== JK ==
// ClockTest
module ClockTest(
	input clk,
	input rst,
	input btn,
	output reg [6:0] seg,  
	output reg [3:0] an,
	output reg buttons_pressed, 
	output reg buttons_released 
);
	wire is_divisible;  
   reg [7:0] counter;  
   reg [35:0] cnt;	 
   wire buttons_out;
	reg buttons_out_prev;
   wire [6:0] segments [15:0];  
	reg [3:0] ones;  
   reg [3:0] tens;  
	reg [3:0] s_ones;  
	reg [3:0] s_tens;  
   reg [6:0] refresh_counter;  
   reg refresh_flag;	 
   reg [7:0] clk_display;  
      assign segments[0] = 7'b1000000;   
      assign segments[1] = 7'b1111001;   
      assign segments[2] = 7'b0100100;   
      assign segments[3] = 7'b0110000;   
      assign segments[4] = 7'b0011001;   
      assign segments[5] = 7'b0010010;   
      assign segments[6] = 7'b0000010;   
      assign segments[7] = 7'b1111000;   
      assign segments[8] = 7'b0000000;   
      assign segments[9] = 7'b0010000;   
      assign segments[10] = 7'b0001000;  
      assign segments[11] = 7'b0000011;  
      assign segments[12] = 7'b1000110;  
      assign segments[13] = 7'b0100001;  
      assign segments[14] = 7'b0000110;  
      assign segments[15] = 7'b0001110;  
   button_debounce debounce (
		.clk(clk),
		.rst(rst),
		.button_in(btn),
		.button_out(buttons_out)
   );
   operatorremainder remainder (
        .n(cnt),
        .is_multiple(is_divisible)
    );
   always @ (posedge clk or posedge rst) begin
      if (rst) begin  
         cnt <= 0;
         counter <= 0;
			ones <= 0;
			tens <= 0;
			s_ones <= 0;
			s_tens <= 0;
			clk_display <= 0;
			buttons_out_prev <= 0;
			buttons_pressed <= 0;
			buttons_released <= 0;
      end else begin
			if(cnt == 1_200_000 -1) begin 
				cnt <= 0;
				ones <= 0;
				tens <= 0;
				s_ones <= 0;
				s_tens <= 0;
				clk_display <= 0;
			end else begin
			if (is_divisible) begin 
				if(clk_display == 60) begin
					s_ones <= 0;
					s_tens <= 0;
				end else begin
					clk_display <= clk_display+1;
					if(s_ones == 9) begin
						s_ones <= 0;
						s_tens <= s_tens + 1;
					end else begin
						s_ones <= s_ones + 1;
					end
				end
			end
			buttons_out_prev <= buttons_out;
			buttons_pressed <= (buttons_out & ~buttons_out_prev);	  
			buttons_released <= (~buttons_out & buttons_out_prev);  
			if (buttons_pressed) begin
  ...
For scale: about 5700 cells after synthesis, about 16 I/O pins, roughly 35000 um^2 of cells after synthesis.
Settings: LEC_CHECK=0, ABC_AREA=1, CAP_MARGIN=20, CELL_PAD_IN_SITES_DETAIL_PLACEMENT=0, CELL_PAD_IN_SITES_GLOBAL_PLACEMENT=0, CORE_ASPECT_RATIO=0.89, CORE_MARGIN=2, CORE_UTILIZATION=72, CTS_CLUSTER_DIAMETER=75, CTS_CLUSTER_SIZE=24, GPL_ROUTABILITY_DRIVEN=1, PLACE_DENSITY=0.41, SETUP_SLACK_MARGIN=3.68, SLEW_MARGIN=20; clock period 25.6 ns.
run.sh (not shown) runs the stock make flow with config.mk's settings and CLKGATE_MAP_FILE=.
JK | ERROR | 5_1_grt
For MS, these inputs were changed with respect to JK:
--- a/flow/config.mk
+++ b/flow/config.mk
@@ -10,3 +9,0 @@
-export CELL_PAD_IN_SITES_DETAIL_PLACEMENT = 0
-export CELL_PAD_IN_SITES_GLOBAL_PLACEMENT = 0
-export CORE_ASPECT_RATIO = 0.89
@@ -15,5 +12,5 @@
-export CTS_CLUSTER_DIAMETER = 75
-export CTS_CLUSTER_SIZE = 24
-export GPL_ROUTABILITY_DRIVEN = 1
-export PLACE_DENSITY = 0.41
-export SETUP_SLACK_MARGIN = 3.68
+export CTS_CLUSTER_DIAMETER = 374
+export CTS_CLUSTER_SIZE = 100
+export HOLD_SLACK_MARGIN = 0.28
+export PLACE_DENSITY = 0.4
+export SETUP_SLACK_MARGIN = 2.28
==> results <==
Every stage of the flow completed for MS, and the final layout passed the timing, design-rule and antenna checks.
Compared with JK, in MS total core area went up, post-CTS setup repair buffer count -98, die span in y rose by 12 um, half-perimeter wire length after detailed placement has increased, die outline width now smaller.

========
ClockTest again, from the RTL that the note above started with.
==> flow/design.v (excerpt) <==
module ClockTest(
	input clk,
	input rst,
	input btn,
	output reg [6:0] seg,  
	output reg [3:0] an,
	output reg buttons_pressed, 
	output reg buttons_released 
);
export LEC_CHECK = 0
export ABC_AREA = 1
export CAP_MARGIN = 0
export CELL_PAD_IN_SITES_DETAIL_PLACEMENT = 0
export CELL_PAD_IN_SITES_GLOBAL_PLACEMENT = 0
export CORE_MARGIN = 10
export CORE_UTILIZATION = 64
export CTS_CLUSTER_DIAMETER = 236
export CTS_CLUSTER_SIZE = 24
export GPL_ROUTABILITY_DRIVEN = 0
export GPL_TIMING_DRIVEN = 0
export HOLD_SLACK_MARGIN = 0.19
export PLACE_DENSITY_LB_ADDON = 0.11
export SLEW_MARGIN = 20
export TNS_END_PERCENT = 40
create_clock -name core_clock -period 55.3 [get_ports {clk}]
==> next run, changes <==
- ABC_AREA: 1 -> unset
- CAP_MARGIN: 0 -> 20
- CORE_MARGIN: 10 -> 2
- CORE_UTILIZATION: 64 -> 72
- CTS_CLUSTER_SIZE: 24 -> 87
- GPL_TIMING_DRIVEN: 0 -> unset
- HOLD_SLACK_MARGIN: 0.19 -> unset
- PLACE_DENSITY_LB_ADDON: 0.11 -> 0.27
- SETUP_SLACK_MARGIN: unset -> 5.0
- TNS_END_PERCENT: 40 -> 5
- clock period: 55.3 -> 33.3 ns (I/O delays scaled with it)
Result:
- Now the flow aborted during global routing
- area after synthesis shrinks by roughly a tenth
- die area shrinks by a quarter to a third
- synthesized cell count shrinks by a quarter to a third
==> next run, changes <==
- ABC_AREA: unset -> 1
- CELL_PAD_IN_SITES_DETAIL_PLACEMENT: 0 -> unset
- CELL_PAD_IN_SITES_GLOBAL_PLACEMENT: 0 -> unset
- CTS_CLUSTER_DIAMETER: 236 -> unset
- CTS_CLUSTER_SIZE: 87 -> unset
- GPL_ROUTABILITY_DRIVEN: 0 -> unset
- PLACE_DENSITY: unset -> 0.4
- PLACE_DENSITY_LB_ADDON: 0.27 -> unset
- SETUP_SLACK_MARGIN: 5.0 -> unset
- TNS_END_PERCENT: 5 -> unset
- clock period: 33.3 -> 27.1 ns (I/O delays scaled with it)
What happened:
- The new run finished clean
- area after synthesis rose by about a fifth
- synthesized cell count rose by a quarter to a third
- die size rose by about a fifth
==> next run, changes <==
- MAX_ROUTING_LAYER: unset -> met4
- PLACE_DENSITY: 0.4 -> unset
- PLACE_DENSITY_LB_ADDON: unset -> 0.01
- SETUP_SLACK_MARGIN: unset -> 2.71
- clock period: 27.1 -> 25.9 ns (I/O delays scaled with it)
Sequential share of layout area fell by 0.69 points; setup slack gets better by 0.79 ns; final cell count is higher by 3.9%; non-clock buffer count climbs by 233.

========
## alpha
ClockTest again, from the RTL that the note above started with.
Design ClockTest, start of the top module:
module ClockTest(
	input clk,
	input rst,
	input btn,
	output reg [6:0] seg,  
	output reg [3:0] an,
	output reg buttons_pressed, 
	output reg buttons_released 
);
	wire is_divisible;  
   reg [7:0] counter;  
   reg [35:0] cnt;	 
   wire buttons_out;
	reg buttons_out_prev;
   wire [6:0] segments [15:0];  
	reg [3:0] ones;  
   reg [3:0] tens;  
	reg [3:0] s_ones;  
	reg [3:0] s_tens;  
   reg [6:0] refresh_counter;  
   reg refresh_flag;	 
   reg [7:0] clk_display;  
      assign segments[0] = 7'b1000000;   
      assign segments[1] = 7'b1111001;   
      assign segments[2] = 7'b0100100;   
      assign segments[3] = 7'b0110000;   
      assign segments[4] = 7'b0011001;   
      assign segments[5] = 7'b0010010;   
      assign segments[6] = 7'b0000010;   
      assign segments[7] = 7'b1111000;   
      assign segments[8] = 7'b0000000;   
      assign segments[9] = 7'b0010000;   
      assign segments[10] = 7'b0001000;  
      assign segments[11] = 7'b0000011;  
      assign segments[12] = 7'b1000110;  
      assign segments[13] = 7'b0100001;  
      assign segments[14] = 7'b0000110;  
      assign segments[15] = 7'b0001110;  
  ...
Settings: LEC_CHECK=0, ABC_AREA=1, CAP_MARGIN=40, CORE_ASPECT_RATIO=1.44, CORE_MARGIN=2, CORE_UTILIZATION=72, CTS_CLUSTER_DIAMETER=294, CTS_CLUSTER_SIZE=98, PLACE_DENSITY=0.43, SLEW_MARGIN=20, TNS_END_PERCENT=5; clock period 20.8 ns.
alpha did not finish: a tool error stopped it during global routing.
Changes in beta relative to alpha:
# alpha
export LEC_CHECK = 0
export ABC_AREA = 1
export CAP_MARGIN = 40
export CORE_ASPECT_RATIO = 1.44
export CORE_MARGIN = 2
export CORE_UTILIZATION = 72
export CTS_CLUSTER_DIAMETER = 294
export CTS_CLUSTER_SIZE = 98
export PLACE_DENSITY = 0.43
export SLEW_MARGIN = 20
export TNS_END_PERCENT = 5
create_clock -name core_clock -period 20.8 [get_ports {clk}]
# beta
export LEC_CHECK = 0
export ABC_AREA = 1
export CAP_MARGIN = 20
export CORE_MARGIN = 2
export CORE_UTILIZATION = 72
export CTS_CLUSTER_DIAMETER = 261
export CTS_CLUSTER_SIZE = 100
export SLEW_MARGIN = 20
create_clock -name core_clock -period 25.7 [get_ports {clk}]
==> results <==
beta and alpha: one clean run, beta; the rest did not finish clean.
| vertical die dimension | beta vs alpha | about 16% lower |
The floorplan-stage core utilization was comparable across beta and alpha.
Diff alpha -> beta: floorplan core area held steady, number of buffers added by the clock tree synthesis step held steady, cell area reported after detailed placement shrank by 0.0070 sq mm, number of setup buffers added after CTS shrank by 16, die area held steady.
Here is what was changed in the inputs of gamma compared with beta.
# beta
export LEC_CHECK = 0
export ABC_AREA = 1
export CAP_MARGIN = 20
export CORE_MARGIN = 2
export CORE_UTILIZATION = 72
export CTS_CLUSTER_DIAMETER = 261
export CTS_CLUSTER_SIZE = 100
export SLEW_MARGIN = 20
create_clock -name core_clock -period 25.7 [get_ports {clk}]
# gamma
export LEC_CHECK = 0
export ABC_AREA = 1
export CAP_MARGIN = 20
export CORE_MARGIN = 2
export CORE_UTILIZATION = 72
export CTS_CLUSTER_SIZE = 79
export PLACE_DENSITY_LB_ADDON = 0.01
export SETUP_SLACK_MARGIN = 3.85
export SLEW_MARGIN = 20
create_clock -name core_clock -period 25.9 [get_ports {clk}]
==> comparison <==
In the summary table, gamma is marked failed, with error GRT-0232 raised in global routing. Cell area reported after detailed placement came out lower on gamma than on beta. Xor/xnor cell area share of the yosys netlist came out exactly the same in gamma and beta. On area fraction in compound gates after synthesis, gamma and beta are basically level. Against beta, gamma reports a worst-case setup slack after placement that is lower.
Setup changes, gamma to delta
# gamma
export LEC_CHECK = 0
export ABC_AREA = 1
export CAP_MARGIN = 20
export CORE_MARGIN = 2
export CORE_UTILIZATION = 72
export CTS_CLUSTER_SIZE = 79
export PLACE_DENSITY_LB_ADDON = 0.01
export SETUP_SLACK_MARGIN = 3.85
export SLEW_MARGIN = 20
create_clock -name core_clock -period 25.9 [get_ports {clk}]
# delta
export LEC_CHECK = 0
export CAP_MARGIN = 20
export CORE_MARGIN = 2
export CORE_UTILIZATION = 40
export SLEW_MARGIN = 20
create_clock -name core_clock -period 50.0 [get_ports {clk}]
==> comparison <==
Among gamma and delta, the run that stopped before the end is gamma, and it is the only one.
NOTE number of cell instances after yosys synthesis gamma->delta decreased by more than 10%
In delta, the die area came out 55% above the value in gamma.
Cmp gamma and delta / chip area from the yosys synthesis statistics / higher: gamma
Re synthesized area: gamma and delta aren't equal, and the lower value belongs to delta.
The fraction of the yosys area taken by sequential cells reported for delta is greater than that of gamma by 1.1 points.
Compared with gamma, in delta vertical extent of the die has increased; post-detailed-placement half-perimeter wirelength has increased; number of standard cells after synthesis has decreased; core box area has increased.
On H-tree depth, gamma tracks delta almost exactly.
Setup changes, delta to epsilon
# delta
export LEC_CHECK = 0
export CAP_MARGIN = 20
export CORE_MARGIN = 2
export CORE_UTILIZATION = 40
export SLEW_MARGIN = 20
create_clock -name core_clock -period 50.0 [get_ports {clk}]
# epsilon
export LEC_CHECK = 0
export CAP_MARGIN = 10
export CORE_MARGIN = 2
export CORE_UTILIZATION = 40
export PLACE_DENSITY_LB_ADDON = 0.27
export SLEW_MARGIN = 20
export TNS_END_PERCENT = 90
create_clock -name core_clock -period 50.0 [get_ports {clk}]
==> comparison <==
Between epsilon and delta, the difference in wire length of the first global-routing pass is negligible. Compared delta against epsilon; switching fraction of total power within noise. | max-slew headroom at the worst pin | epsilon vs delta | 1.5 points lower |. ~same post-route core utilization in epsilon and delta. epsilon vs delta — maximum number of pins on one net before global-route repair dropped 6. Between delta and epsilon, proportion of power drawn by the clock network increased. epsilon gives more register-to-register slack than delta did. delta → epsilon: data required time of the critical path now sits at about the same level; worst-case setup margin in the final layout now sits higher; maximum clock skew at final layout now sits at about the same level; total of plain and repair buffers excluding clock buffers now sits lower.

========
Starting RTL as in the previous note.
make LEC_CHECK=0 CAP_MARGIN=20 CELL_PAD_IN_SITES_GLOBAL_PLACEMENT=2 CORE_MARGIN=9 CORE_UTILIZATION=51 CTS_CLUSTER_DIAMETER=317 GPL_ROUTABILITY_DRIVEN=1 MIN_ROUTING_LAYER=met2 PLACE_DENSITY_LB_ADDON=0.07 SETUP_SLACK_MARGIN=-1.19 SLEW_MARGIN=5 TNS_END_PERCENT=20 finish   # period 27.8 ns
The first run never finished: it broke off in global placement without I/O.
==> next run, changes <==
- CELL_PAD_IN_SITES_GLOBAL_PLACEMENT: 2 -> not set
- CORE_MARGIN: 9 -> 2
- CORE_UTILIZATION: 51 -> 61
- CTS_CLUSTER_DIAMETER: 317 -> not set
- GPL_ROUTABILITY_DRIVEN: 1 -> not set
- MAX_ROUTING_LAYER: not set -> met4
- MIN_ROUTING_LAYER: met2 -> not set
- PLACE_DENSITY_LB_ADDON: 0.07 -> not set
- SETUP_SLACK_MARGIN: -1.19 -> not set
- SLEW_MARGIN: 5 -> 20
- TNS_END_PERCENT: 20 -> not set
- clock period: 27.8 -> 32.8 ns (I/O delays scaled with it)
Outcome: The changed run produced a clean layout. Die size came out lower by 25%. Synthesized area does not change. Synthesized cell count stays the same.
==> next run, changes <==
- ABC_AREA: not set -> 1
- CORE_UTILIZATION: 61 -> 70
- CTS_CLUSTER_SIZE: not set -> 90
- HOLD_SLACK_MARGIN: not set -> -0.1
- clock period: 32.8 -> 45.2 ns (I/O delays scaled with it)
Hold slack degrades by 0.023 ns.
Cell count grows by about a fifth.
Synthesized cell count grows by a quarter to a third.
==> next run, changes <==
- CTS_CLUSTER_SIZE: 90 -> 89
Effect:
- design area stays the same
- count of clock-buffer cells in the layout does not change
- worst setup slack stays the same
- routed wire length does not change
- flip-flop count does not change
- clock power is about the same
- synthesized cell count is unchanged
- synthesized area stays the same
- via count is unchanged
- clock skew does not change

========
== violet ==
The RTL this note starts from:
==> flow/design.v <==
`timescale 1ns / 1ps
module button_debounce (
    input clk,        
    input rst,        
    input button_in,  
    output reg button_out  
);
    parameter integer DEBOUNCE_TIME = 200; 
    reg [19:0] counter;
    reg button_state;
    always @(posedge clk or posedge rst) begin
        if (rst) begin
            counter <= 0;
            button_state <= 0;
            button_out <= 0;
        end else begin
            if (button_in != button_state) begin
                counter <= counter + 1;
                if (counter >= DEBOUNCE_TIME) begin
                    button_state <= button_in;
                    button_out <= button_in;
                    counter <= 0;
                end
            end else begin
                counter <= 0;
            end
        end
    end
endmodule
`timescale 1ns / 1ps
module operatorremainder(
    input [35:0] n,
    output reg is_multiple
);
	parameter DIVISOR = 20000;
	reg [35:0] temp;
	reg [35:0] quotient;
	reg [35:0] remainder;
	integer i;
	always @(*) begin
        temp = n;
        quotient = 0;
        remainder = 0;
        for (i = 35; i >= 0; i = i - 1) begin
            quotient = (quotient << 1) | (temp[i] ? 1'b1 : 1'b0);
            if (quotient >= DIVISOR) begin
                quotient = quotient - DIVISOR;
                remainder = (remainder << 1) | 1'b1;
            end else begin
                remainder = (remainder << 1);
            end
        end
        is_multiple = (quotient == 0);
    end
endmodule
`timescale 1ns / 1ps
module ClockTest(
	input clk,
	input rst,
	input btn,
	output reg [6:0] seg,  
	output reg [3:0] an,
	output reg buttons_pressed, 
	output reg buttons_released 
);
	wire is_divisible;  
   reg [7:0] counter;  
   reg [35:0] cnt;	 
   wire buttons_out;
	reg buttons_out_prev;
   wire [6:0] segments [15:0];  
	reg [3:0] ones;  
   reg [3:0] tens;  
	reg [3:0] s_ones;  
	reg [3:0] s_tens;  
   reg [6:0] refresh_counter;  
   reg refresh_flag;	 
   reg [7:0] clk_display;  
      assign segments[0] = 7'b1000000;   
      assign segments[1] = 7'b1111001;   
      assign segments[2] = 7'b0100100;   
      assign segments[3] = 7'b0110000;   
      assign segments[4] = 7'b0011001;   
      assign segments[5] = 7'b0010010;   
      assign segments[6] = 7'b0000010;   
      assign segments[7] = 7'b1111000;   
      assign segments[8] = 7'b0000000;   
      assign segments[9] = 7'b0010000;   
      assign segments[10] = 7'b0001000;  
      assign segments[11] = 7'b0000011;  
      assign segments[12] = 7'b1000110;  
      assign segments[13] = 7'b0100001;  
      assign segments[14] = 7'b0000110;  
      assign segments[15] = 7'b0001110;  
   button_debounce debounce (
		.clk(clk),
		.rst(rst),
		.button_in(btn),
		.button_out(buttons_out)
   );
   operatorremainder remainder (
        .n(cnt),
        .is_multiple(is_divisible)
    );
   always @ (posedge clk or posedge rst) begin
      if (rst) begin  
         cnt <= 0;
         counter <= 0;
			ones <= 0;
			tens <= 0;
			s_ones <= 0;
			s_tens <= 0;
			clk_display <= 0;
			buttons_out_prev <= 0;
			buttons_pressed <= 0;
			buttons_released <= 0;
      end else begin
			if(cnt == 1_200_000 -1) begin 
				cnt <= 0;
				ones <= 0;
				tens <= 0;
				s_ones <= 0;
				s_tens <= 0;
				clk_display <= 0;
			end else begin
			if (is_divisible) begin 
				if(clk_display == 60) begin
					s_ones <= 0;
					s_tens <= 0;
				end else begin
					clk_display <= clk_display+1;
					if(s_ones == 9) begin
						s_ones <= 0;
						s_tens <= s_tens + 1;
					end else begin
						s_ones <= s_ones + 1;
					end
				end
			end
			buttons_out_prev <= buttons_out;
			buttons_pressed <= (buttons_out & ~buttons_out_prev);	  
			buttons_released <= (~buttons_out & buttons_out_prev);  
			if (buttons_pressed) begin
				if (ones == 9) begin
					ones <= 0;
					if (tens == 9) begin
						tens <= 0;
					end else begin
						tens <= tens + 1;
					end
				end else begin
				ones <= ones + 1;
				end
			end
			cnt <= cnt + 1;
         end   
      end
   end
	always @(posedge clk or posedge rst) begin
		if (rst) begin
			refresh_counter <= 0;
			refresh_flag <= 0;
		end else begin
		refresh_counter <= refresh_counter + 1;
		if (refresh_counter == 250) begin   
			refresh_counter <= 0;
			refresh_flag <= ~refresh_flag;
		end
		end
	end
	always @(posedge clk or posedge rst) begin
		if (rst) begin
			seg <= 7'b1111111;
			an <= 4'b1111;
		end else
		case (refresh_counter[6:5])
			2'b00: begin
				seg <= segments[ones];
				an <= 4'b1110; 
			end
			2'b01: begin
				seg <= segments[tens];
				an <= 4'b1101; 
			end
				2'b10: begin
				seg <= segments[s_ones];
				an <= 4'b1011; 
			end
				2'b11: begin
				seg <= segments[s_tens];
				an <= 4'b0111; 
			end
		endcase
end
endmodule
make LEC_CHECK=0 ABC_AREA=0 CAP_MARGIN=20 CORE_MARGIN=7 CORE_UTILIZATION=65 CTS_CLUSTER_DIAMETER=260 CTS_CLUSTER_SIZE=99 PLACE_DENSITY=0.4 SLEW_MARGIN=20 finish   # period 50.0 ns
Relative to violet, the following input files were edited for willow:
# violet
export LEC_CHECK = 0
export ABC_AREA = 0
export CAP_MARGIN = 20
export CORE_MARGIN = 7
export CORE_UTILIZATION = 65
export CTS_CLUSTER_DIAMETER = 260
export CTS_CLUSTER_SIZE = 99
export PLACE_DENSITY = 0.4
export SLEW_MARGIN = 20
create_clock -name core_clock -period 50.0 [get_ports {clk}]
# willow
export LEC_CHECK = 0
export ABC_AREA = 0
export CAP_MARGIN = 20
export CORE_MARGIN = 7
export CORE_UTILIZATION = 40
export CTS_CLUSTER_DIAMETER = 175
export CTS_CLUSTER_SIZE = 99
export PLACE_DENSITY = 0.78
export SLEW_MARGIN = 20
export TNS_END_PERCENT = 15
create_clock -name core_clock -period 50.0 [get_ports {clk}]
Notes after the runs:
Comparing violet and willow, top achievable clock speed is lower on violet.
Between willow and violet, the area occupied by multi-input gates does not differ in any meaningful way.
The placed wire-length estimate after detailed placement of willow is higher than that of violet.
| aggregate routed wire length | willow vs violet | 1.2 mm higher |
Floorplan core area: willow worse than violet
violet and willow ended up with nearly the same register share of the cell area.
Higher met2 capacity usage during global routing among violet and willow: violet
Of violet and willow, the higher highest cell delay on the worst timing path belongs to willow.
violet and willow ended up with nearly the same transition time at the pin with the least slew margin.
## Diff of input files: xenon against willow
# willow
export LEC_CHECK = 0
export ABC_AREA = 0
export CAP_MARGIN = 20
export CORE_MARGIN = 7
export CORE_UTILIZATION = 40
export CTS_CLUSTER_DIAMETER = 175
export CTS_CLUSTER_SIZE = 99
export PLACE_DENSITY = 0.78
export SLEW_MARGIN = 20
export TNS_END_PERCENT = 15
create_clock -name core_clock -period 50.0 [get_ports {clk}]
# xenon
export LEC_CHECK = 0
export ABC_AREA = 0
export CAP_MARGIN = 20
export CORE_MARGIN = 7
export CORE_UTILIZATION = 40
export CTS_CLUSTER_DIAMETER = 171
export CTS_CLUSTER_SIZE = 99
export PLACE_DENSITY = 0.78
export SETUP_SLACK_MARGIN = 5.0
export SLEW_MARGIN = 20
create_clock -name core_clock -period 50.0 [get_ports {clk}]
Findings:
~same sequential share of cell area in xenon and willow
In the tables for xenon and willow, fmax reads higher with xenon.
The routed length on met2 in xenon sits 0.94% above the value recorded for willow.
Cell area across xenon and willow: no real change.
xenon vs. willow: combinational share of cell area roughly the same, power dissipated by switching net loads held.
The worst setup slack in xenon sits 1300 ps above the value recorded for willow.
Compared xenon against willow; via count within noise.
Relative to willow, the routed wire length measured on xenon has increased slightly.
willow has higher share of the cycle needed by the critical path after routing than xenon.
When xenon is set beside willow, its final period demand of the worst path turns out to be 1300 ps smaller.
The inputs of maple differ from those of xenon as listed below.
# xenon
export LEC_CHECK = 0
export ABC_AREA = 0
export CAP_MARGIN = 20
export CORE_MARGIN = 7
export CORE_UTILIZATION = 40
export CTS_CLUSTER_DIAMETER = 171
export CTS_CLUSTER_SIZE = 99
export PLACE_DENSITY = 0.78
export SETUP_SLACK_MARGIN = 5.0
export SLEW_MARGIN = 20
create_clock -name core_clock -period 50.0 [get_ports {clk}]
# maple
export LEC_CHECK = 0
export CAP_MARGIN = 30
export CELL_PAD_IN_SITES_DETAIL_PLACEMENT = 1
export CORE_ASPECT_RATIO = 0.53
export CORE_MARGIN = 2
export CORE_UTILIZATION = 40
export CTS_CLUSTER_DIAMETER = 236
export GPL_ROUTABILITY_DRIVEN = 0
export HOLD_SLACK_MARGIN = 0.08
export MAX_ROUTING_LAYER = met4
export PLACE_DENSITY_LB_ADDON = 0.27
export SETUP_SLACK_MARGIN = 5.0
export SLEW_MARGIN = 20
export TNS_END_PERCENT = 10
create_clock -name core_clock -period 50.0 [get_ports {clk}]
Findings:
[maple vs xenon] final critical path time including I/O delays and setup: higher in maple
Looking at peak-usage layer in the global routing report, the met1 result is from maple; the met2 one comes from xenon.
Of xenon and maple, the run reporting the higher clock group power was maple.
Having completed the whole flow, maple delivered a layout that passed the timing, design-rule and antenna checks.
Share of the core filled with cells in the final layout was lower in the run labelled xenon.
What sierra does differently from maple at the input level:
# maple
export LEC_CHECK = 0
export CAP_MARGIN = 30
export CELL_PAD_IN_SITES_DETAIL_PLACEMENT = 1
export CORE_ASPECT_RATIO = 0.53
export CORE_MARGIN = 2
export CORE_UTILIZATION = 40
export CTS_CLUSTER_DIAMETER = 236
export GPL_ROUTABILITY_DRIVEN = 0
export HOLD_SLACK_MARGIN = 0.08
export MAX_ROUTING_LAYER = met4
export PLACE_DENSITY_LB_ADDON = 0.27
export SETUP_SLACK_MARGIN = 5.0
export SLEW_MARGIN = 20
export TNS_END_PERCENT = 10
create_clock -name core_clock -period 50.0 [get_ports {clk}]
# sierra
export LEC_CHECK = 0
export ABC_AREA = 1
export CAP_MARGIN = 20
export CORE_MARGIN = 7
export CORE_UTILIZATION = 40
export CTS_CLUSTER_DIAMETER = 260
export CTS_CLUSTER_SIZE = 99
export PLACE_DENSITY = 0.78
export SLEW_MARGIN = 20
create_clock -name core_clock -period 50.0 [get_ports {clk}]
--- outcome ---
sierra ended with every stage complete and zero timing, DRC or antenna violations. sierra vs. maple: relative contribution of the clock network to total power increased 3.3 points; number of cell instances on the worst register-to-register path increased about 30%; placed wire-length estimate after detailed placement decreased 27%; internal cell power decreased 8.2%; met2 wire length decreased 6.2%. Looking at main combinational cell family by area after synthesis, the AND-OR/OR-AND gates result is from maple; the simple AND/OR/NAND/NOR gates one comes from sierra. The total global routing track utilization number comes out lower for sierra vs maple.
No activity file was given, so power comes from the tool's default toggle rates.
